## run A
==> flow/design.v <==
`timescale 1ns/10ps
module ELA(clk, rst, ready, in_data, data_rd, req, wen, addr, data_wr, done);
	input				clk;
	input				rst;
	input				ready;
	input		[7:0]	in_data;
	input		[7:0]	data_rd;
	output reg			req;
	output reg			wen;
	output reg	[12:0]	addr;
	output reg	[7:0]	data_wr;
	output reg			done;
localparam IDLE = 3'd0, LOAD = 3'd1, OUT_PINK = 3'd2, OUT_BLUE = 3'd3, FINISH = 3'd4;
reg [2:0] state, next_state;
reg [5:0] count_row;
reg [6:0] count_column;
reg [7:0] U [0:127];	 
reg [7:0] L [0:127];	 
reg [7:0] D1, D2, D3;
integer i;
wire last_col = (count_column == 7'd127);
wire shift_in = (state == LOAD) || (state == OUT_PINK && !last_col);
wire rotate   = (state == OUT_BLUE);
function [7:0] avg;
	input [7:0] a, b;
	reg [8:0] s;
	begin
		s = {1'b0, a} + {1'b0, b};
		avg = s[8:1];
	end
endfunction
function [7:0] absd;
	input [7:0] a, b;
	begin
		absd = (a >= b) ? a - b : b - a;
	end
endfunction
always @(*) begin
	next_state = state;
	case(state)
		IDLE:     if(ready) next_state = LOAD;
		LOAD:     next_state = OUT_PINK;
		OUT_PINK: if(last_col) next_state = (count_row < 6'd2) ? LOAD : OUT_BLUE;
		OUT_BLUE: if(last_col) next_state = (count_row == 6'd32) ? FINISH : LOAD;
		default:  next_state = state;
	endcase
end
always @(posedge clk or posedge rst) begin
	if(rst) begin
		state <= IDLE;
		count_row <= 6'd0;
		count_column <= 7'd0;
	end
	else begin
		state <= next_state;
		if(state == LOAD)
			count_row <= count_row + 6'd1;
		if(state == OUT_PINK || state == OUT_BLUE)
			count_column <= count_column + 7'd1;
		else
			count_column <= 7'd0;
	end
end
always @(posedge clk) begin
	if(shift_in || rotate) begin
		for(i = 0; i < 127; i = i + 1) begin
			U[i] <= U[i + 1];
			L[i] <= L[i + 1];
		end
		U[127] <= rotate ? U[0] : L[0];
		L[127] <= rotate ? L[0] : in_data;
	end
	if(rotate) begin
		D1 <= absd(U[0], L[2]);
		D2 <= absd(U[1], L[1]);
		D3 <= absd(U[2], L[0]);
	end
end
reg [7:0] x, y, a, b, m, blue;
always @(*) begin
	x = U[0];
	y = L[0];
	if((D2 <= D1) && (D2 <= D3)) begin
		a = U[0]; b = L[0];
	end
	else if((D1 <= D2) && (D1 <= D3)) begin
		a = U[127]; b = L[1];
	end
	else begin
		a = U[1]; b = L[127];
	end
	if(count_column == 7'd0 || last_col) begin
		a = U[0]; b = L[0];
	end
	m = avg(a, b);
	if(((x >= m) && (x < y)) || ((x < m) && (x >= y)))
		blue = x;
	else if(((y >= m) && (y < x)) || ((y < m) && (y >= x)))
		blue = y;
	else
		blue = m;
end
always @(*) begin
	req = (state == LOAD);
	wen = (state == OUT_PINK) || (state == OUT_BLUE);
	done = (state == FINISH);
	addr = 13'd0;
	data_wr = 8'd0;
	if(state == OUT_PINK) begin
		addr = {count_row[4:0] - 5'd1, 1'b0, count_column};
		data_wr = L[127];
	end
	else if(state == OUT_BLUE) begin
		addr = {count_row[4:0] - 5'd2, 1'b1, count_column};
		data_wr = blue;
	end
end
endmodule
clock: 4.17 ns
lec_check: 0
cap_margin: 20
core_margin: 2
core_utilization: 46
setup_slack_margin: 1.07
slew_margin: 20
run.sh (not shown) runs the stock make flow with config.mk's settings and CLKGATE_MAP_FILE=.
Nothing crashed in run A and all stages finished; the problem is that the final layout failed, the offending checks being setup timing.
The inputs of run B differ from those of run A as listed below.
Settings: a deleted SETUP_SLACK_MARGIN that had been 1.07; a change of CORE_UTILIZATION from 46 to 40; a change of the clock period (ns, I/O delays scaled along) from 4.17 to 8.5.
Run B: no failed stages, no open violations at the end. Run A finished every stage; the final checks, however, were not passed, the failures being setup timing. Summary of run B over run A: instance area after placement lost about 1.6%; final weighted congestion of routability-driven global placement dropped 5.1%. Run B: first-iteration detailed-routing DRC count 2.8% above run A. Summary of run B over run A: multiplexer share of the synthesized area roughly the same; first-pass GRT wire length lower; headroom to the max-slew limit lower. In the tables for run A and run B, combinational share of cell area reads higher with run A.
[inputs] run C vs run B
Settings: a change of CORE_UTILIZATION from 40 to 68; an added ABC_AREA of 1; a change of the clock period (ns, I/O delays scaled along) from 8.5 to 7.2.
Notes after the runs:
In the metrics for run B and run C, the one carrying the lower overall die area is run C. The final worst clock skew of run C is higher than that of run B. The lower first-pass GRT wire length of run B and run C is in run B.

* * *

Setup of onyx:
// ELA: RTL as listed in full above, without the edits since
export LEC_CHECK = 0
export CAP_MARGIN = 20
export CORE_MARGIN = 2
export CORE_UTILIZATION = 70
export CTS_CLUSTER_SIZE = 17
export SETUP_SLACK_MARGIN = 1.37
export SLEW_MARGIN = 20
create_clock -name core_clock -period 4.61 [get_ports {clk}]
onyx never completed; the flow aborted with a tool error in global routing (5_1_grt).
Edits applied to the flow inputs when going from onyx to quartz:
- TNS_END_PERCENT: unset -> 40
- CAP_MARGIN: 20 -> 35
- SETUP_SLACK_MARGIN: 1.37 -> unset
- CTS_CLUSTER_SIZE: 17 -> unset
- CORE_UTILIZATION: 70 -> 40
- the clock period (ns, I/O delays scaled along): 4.61 -> 8.5
--- outcome ---
- quartz went all the way through the flow, and no timing, DRC or antenna check failed.
- Synthesized-area fraction occupied by and/or/nand/nor cells: onyx vs quartz identical
- From onyx to quartz, chip area in the Yosys report did not move at all.
- Compare onyx and quartz | overall chip area higher: quartz
- Looking at chip width across onyx and quartz, the one that comes out lower is onyx.
- Comparing quartz with onyx, the cell area after placement came out essentially unchanged.
For yarrow, these inputs were changed with respect to quartz:
- CAP_MARGIN changed from 35 to 20
- PLACE_DENSITY_LB_ADDON newly set to 0.0
- TNS_END_PERCENT removed (was 40)
- CORE_UTILIZATION changed from 40 to 72
- the clock period (ns, I/O delays scaled along) changed from 8.5 to 7.22
--- outcome ---
[yarrow] flow finished | final checks: failed | reasons: negative setup slack. Delta (yarrow minus quartz): clock-pin slew of the registers on the worst-case setup and hold paths climbed 0.04 ns, first-pass GRT wire length climbed 41%, aggregate global-route resource usage climbed 18 points. yarrow vs quartz, buffers plus inverters on the worst setup path went up by 1. quartz ended up with clkdlybuf4s50_1 as its critical-path cell with the highest stage delay; yarrow ended up with edfxtp_1. Taking quartz as the reference point, the met1 routed wirelength after detailed routing of yarrow rises by about 14%. Summary of yarrow over quartz: logic depth of the worst path, buffers included rose by 1; initial antenna violation count higher.
For delta, these inputs were changed with respect to yarrow:
- setting SETUP_SLACK_MARGIN to 1.18 for the first time
- changing the clock period (ns, I/O delays scaled along) from 7.22 to 4.61
Results
The remaining runs in yarrow and delta completed every stage, whereas delta halted early. From the logs: yarrow reached the end of the flow and failed the layout checks with negative setup slack. delta failed in global routing (5_1_grt) with DPL-0033. Diff yarrow..delta | area share of and/or/nand/nor cells after synthesis | unchanged. Diff delta..yarrow | floorplan die width | unchanged. As far as area reported by Yosys stat is concerned, delta and yarrow perform about the same. Total setup buffers inserted after CTS (delta over yarrow): increase, 31. As far as area share of xor/xnor cells in the synthesized design goes, delta and yarrow are indistinguishable; the numbers are identical. yarrow → delta: count of instances resized after the clock tree is built rose 152, total half-perimeter wirelength after legalization and detailed placement picked up an extra 1800 µm, instance area at placement increased by 1.1% relative to the old numbers, final weighted congestion of routability-driven global placement now larger.

* * *

RTL: the design.v shown in full above, as it stands there.
make LEC_CHECK=0 ABC_AREA=1 CAP_MARGIN=20 CELL_PAD_IN_SITES_DETAIL_PLACEMENT=2 CELL_PAD_IN_SITES_GLOBAL_PLACEMENT=1 CORE_ASPECT_RATIO=1.78 CORE_MARGIN=2 CORE_UTILIZATION=56 GPL_ROUTABILITY_DRIVEN=0 GPL_TIMING_DRIVEN=0 HOLD_SLACK_MARGIN=0.29 MAX_ROUTING_LAYER=met4 PLACE_DENSITY_LB_ADDON=0.15 SETUP_SLACK_MARGIN=0.36 SLEW_MARGIN=20 finish   # period 4.68 ns
The baseline ended with an error in 3_5_place_dp on DPL-0033.
Rerun with:
- ABC_AREA: 1 -> not set
- CELL_PAD_IN_SITES_DETAIL_PLACEMENT: 2 -> not set
- CELL_PAD_IN_SITES_GLOBAL_PLACEMENT: 1 -> not set
- CORE_ASPECT_RATIO: 1.78 -> not set
- CORE_UTILIZATION: 56 -> 39
- GPL_ROUTABILITY_DRIVEN: 0 -> not set
- GPL_TIMING_DRIVEN: 0 -> not set
- HOLD_SLACK_MARGIN: 0.29 -> not set
- MAX_ROUTING_LAYER: met4 -> not set
- PLACE_DENSITY_LB_ADDON: 0.15 -> not set
- SETUP_SLACK_MARGIN: 0.36 -> not set
- clock period: 4.68 -> 11.1 ns (I/O delays scaled with it)
Now the flow went through all stages and came out clean. Synthesized area barely changes. Die size goes up by 43%. Synthesized cell count goes down by about 5%.
Rerun with:
- CORE_UTILIZATION: 39 -> 72
- PLACE_DENSITY_LB_ADDON: not set -> 0.0
- clock period: 11.1 -> 6.72 ns (I/O delays scaled with it)
What happened: The new run reached the layout checks and failed them: negative setup slack; setup slack loses 1.4 ns; design area grows slightly; power grows by well over a third; clock power grows by well over a third.
Rerun with:
- CORE_UTILIZATION: 72 -> 40
- PLACE_DENSITY_LB_ADDON: 0.0 -> not set
- clock period: 6.72 -> 8.28 ns (I/O delays scaled with it)
What happened: With this change the flow went through all stages and came out clean; global-route usage goes down by 17 points; sequential share of layout area stays flat; synthesized cell count stays the same; first-iteration DRC count goes down by 41%; register-to-register slack improves by 2.4 ns; wire length goes down by 35%; power goes down by 21%; worst setup slack improves by 1.3 ns; worst hold slack improves by 0.013 ns; via count goes down by 11%.
Rerun with:
- CORE_UTILIZATION: 40 -> 65
- CTS_CLUSTER_SIZE: not set -> 41
- PLACE_DENSITY_LB_ADDON: not set -> 0.0
- SETUP_SLACK_MARGIN: not set -> 1.34
- clock period: 8.28 -> 4.6 ns (I/O delays scaled with it)
Now the flow finished with negative setup slack left.
Worst hold slack hardly moves.
Final cell count drops by 12%.
Non-clock buffer count came out higher by 191.
Via count rises by 9.3%.
Power figures rest on the tool's default switching activity, not on a simulated workload.
